Design adc_mul, start of the top module:
module adc_mul                   
(
    input  logic         clk_i,                                                
    input  logic         rst_i,                                                
    input  logic [11:0]  x_i,                                                  
    input  logic [11:0]  y_i,                                                  
    input  logic [11:0]  z_i,                                                  
    output logic [11:0]  fp_o                                                  
); 
    logic [31:0]    x_fp;                                                        
    logic [31:0]    y_fp;                                                        
    logic [31:0]    z_fp;                                                        
    logic [31:0]    mul_o_fp;                                                    
    logic [31:0]    div_o_fp;                                                    
    logic [31:0]    x_ffp;                                                       
    fixed_to_float converter1 (	
								.clk_i	    (clk_i) ,
								.rst_i	    (rst_i) ,
                                .fixed_in   (x_i)  ,
                                .float_out  (x_fp)  
                               );    
    fixed_to_float converter2 (
	 							.clk_i	    (clk_i) ,
								.rst_i	    (rst_i) ,
                                .fixed_in   (y_i)   ,
                                .float_out  (y_fp)  
                              );
    fixed_to_float converter3 (
  ...
Settings: LEC_CHECK=0, CAP_MARGIN=0, CELL_PAD_IN_SITES_DETAIL_PLACEMENT=2, CELL_PAD_IN_SITES_GLOBAL_PLACEMENT=2, CORE_MARGIN=7, CORE_UTILIZATION=40, GPL_TIMING_DRIVEN=0, MAX_ROUTING_LAYER=met5, MIN_ROUTING_LAYER=met2, SETUP_SLACK_MARGIN=5.0, SLEW_MARGIN=40, TNS_END_PERCENT=60; clock period 150.0 ns.
run.sh (not shown) runs the stock make flow with config.mk's settings and CLKGATE_MAP_FILE=.
Change:
Settings changed: ABC_AREA set to 1, CAP_MARGIN 0 to 20, CELL_PAD_IN_SITES_DETAIL_PLACEMENT 2 to not set, CELL_PAD_IN_SITES_GLOBAL_PLACEMENT 2 to not set, CORE_MARGIN 7 to 2, CORE_UTILIZATION 40 to 72, GPL_TIMING_DRIVEN 0 to not set, MAX_ROUTING_LAYER met5 to not set, MIN_ROUTING_LAYER met2 to not set, SETUP_SLACK_MARGIN 5.0 to not set, SLEW_MARGIN 40 to 20, TNS_END_PERCENT 60 to not set.
Clock period 150.0 ns to 106.0 ns, I/O delays scaled along.
Non-clock buffer count came out lower by 217.
Wire length came out lower by 29%.
Hold slack gets worse by 0.0099 ns.
Via count came out lower by 23%.
Register-to-register slack gets better by 2.2 ns.
Core utilization came out higher by 31 points.
Change:
Settings changed: ABC_AREA 1 to not set, CAP_MARGIN 20 to 15.
Clock period 106.0 ns to 80.5 ns, I/O delays scaled along.
Result: The new run aborted during clock tree synthesis (DPL-0038). Die area shrinks by a little under a tenth. Synthesized cell count decreases by about a fifth. Area after synthesis is lower by a little under a tenth.

* * *

job 6134:
adc_mul again, from the RTL that the note above started with.
Settings: LEC_CHECK=0, CAP_MARGIN=20, CELL_PAD_IN_SITES_GLOBAL_PLACEMENT=0, CORE_ASPECT_RATIO=0.5, CORE_MARGIN=8, CORE_UTILIZATION=69, CTS_CLUSTER_DIAMETER=87, CTS_CLUSTER_SIZE=98, GPL_ROUTABILITY_DRIVEN=0, HOLD_SLACK_MARGIN=-0.09, PLACE_DENSITY_LB_ADDON=0.02, SLEW_MARGIN=10, TNS_END_PERCENT=25; clock period 95.0 ns.
Input changes introduced in job 1145 (baseline for comparison: job 6134):
Settings: clearing PLACE_DENSITY_LB_ADDON, which used to be 0.02; swapping 8 for 2 in CORE_MARGIN; swapping 10 for 20 in SLEW_MARGIN; clearing CELL_PAD_IN_SITES_GLOBAL_PLACEMENT, which used to be 0; swapping 87 for 127 in CTS_CLUSTER_DIAMETER; putting MIN_ROUTING_LAYER at met2 where nothing was set; swapping 69 for 18 in CORE_UTILIZATION; clearing CORE_ASPECT_RATIO, which used to be 0.5; swapping -0.09 for 0.27 in HOLD_SLACK_MARGIN; putting ABC_AREA at 1 where nothing was set; swapping 98 for 16 in CTS_CLUSTER_SIZE; clearing GPL_ROUTABILITY_DRIVEN, which used to be 0; swapping 25 for 30 in TNS_END_PERCENT.
[summary]
Compared to job 6134, the router laid down more metal wire for job 1145.
Cmp job 1145 and job 6134 / minimum period implied by the final worst setup slack / lower: job 1145
Between job 1145 and job 6134, it is job 1145 whose multiplexer fraction of the synthesized cell area is lower, by 4.2 points.
### job 1145 -> job 872
Settings: CTS_CLUSTER_SIZE now 98, was 16; CORE_ASPECT_RATIO now 0.5, previously not set; CELL_PAD_IN_SITES_GLOBAL_PLACEMENT now 1, previously not set; SLEW_MARGIN now 10, was 20; GPL_ROUTABILITY_DRIVEN now 0, previously not set; MIN_ROUTING_LAYER no longer set, was met2; HOLD_SLACK_MARGIN now 0.3, was 0.27; PLACE_DENSITY_LB_ADDON now 0.02, previously not set; CORE_MARGIN now 8, was 2; CORE_UTILIZATION now 56, was 18; CTS_CLUSTER_DIAMETER now 87, was 127; TNS_END_PERCENT now 25, was 30; ABC_AREA no longer set, was 1.
==> comparison <==
Against job 1145, job 872 comes in 4.74 ns lower on worst-case setup margin in the final layout. Depth of the worst hold-timing path came out exactly the same in job 872 and job 1145. Job 872 ended with more worst hold slack than job 1145. Design area sits lower in job 872 than in job 1145. Global routing usage on met1, job 872 and job 1145: smaller value in job 1145. Job 872 vs. job 1145: post-synthesis chip area from yosys went down by 7.5%. The half-perimeter wire length after placement in job 872 is 0.905 times that in job 1145. Between job 872 and job 1145, it is job 872 whose slew of the pin with the lowest slew margin is lower, by 0.040 ns. In job 872 relative to job 1145, combined area of all synthesized cells had gone down by a little under 10%. Relative to job 1145, y dimension of the die decreased by 59% in job 872.
Setup changes, job 872 to job 6571
Settings: GPL_ROUTABILITY_DRIVEN: 0 -> unset; HOLD_SLACK_MARGIN: 0.3 -> -0.07; CTS_CLUSTER_DIAMETER: 87 -> 101; CORE_UTILIZATION: 56 -> 40; TNS_END_PERCENT: 25 -> 15.
--- outcome ---
Job 872 went all the way through the flow, and no timing, DRC or antenna check failed. Looking at the reports, job 6571 completed the entire flow and the layout it produced met the timing, design-rule and antenna checks. Job 6571 vs. job 872: register fraction of the total cell area held steady, worst hold slack shrank by 0.0075 ns, maximum frequency grew by about 1.1%, logic depth of the worst register-to-register path shrank by 15.
What job 9942 does differently from job 6571 at the input level:
Settings: a change of SLEW_MARGIN from 10 to 20; a deleted CTS_CLUSTER_SIZE that had been 98; an added MIN_ROUTING_LAYER of met2; a deleted CELL_PAD_IN_SITES_GLOBAL_PLACEMENT that had been 1; an added CELL_PAD_IN_SITES_DETAIL_PLACEMENT of 1; a change of HOLD_SLACK_MARGIN from -0.07 to 0.27; a deleted CTS_CLUSTER_DIAMETER that had been 101; a change of CORE_MARGIN from 8 to 2; a change of TNS_END_PERCENT from 15 to 60; a deleted CORE_ASPECT_RATIO that had been 0.5; a deleted PLACE_DENSITY_LB_ADDON that had been 0.02.
## What came out
[compare] base=job 6571 new=job 9942: clock-cell share of area was more or less identical; number of setup buffers added after CTS went up by 3; delay of the slowest cell on the worst path went down by 0.15 ns; non-clock buffer count went up by 12. Compared to job 6571, job 9942 reaches a lower achievable clock. Comparing the two runs side by side, job 9942 comes out behind job 6571 on slack of the critical path. On job 9942: area after detailed placement is about 0.7% lower than what job 6571 gave. Looking at clock period minus final worst setup slack, job 9942 sits above job 6571. Of the two values seen for highest-delay cell along the critical path, or4_2 was produced by job 6571 and or4_4 by job 9942. Comparing job 6571 and job 9942, post-route cell area is higher on job 9942. Job 9942 finished all stages; layout check result: FAIL, due to capacitance limit, slew limit. Diff job 6571 -> job 9942 | worst hold slack | increase of 0.0038 ns.
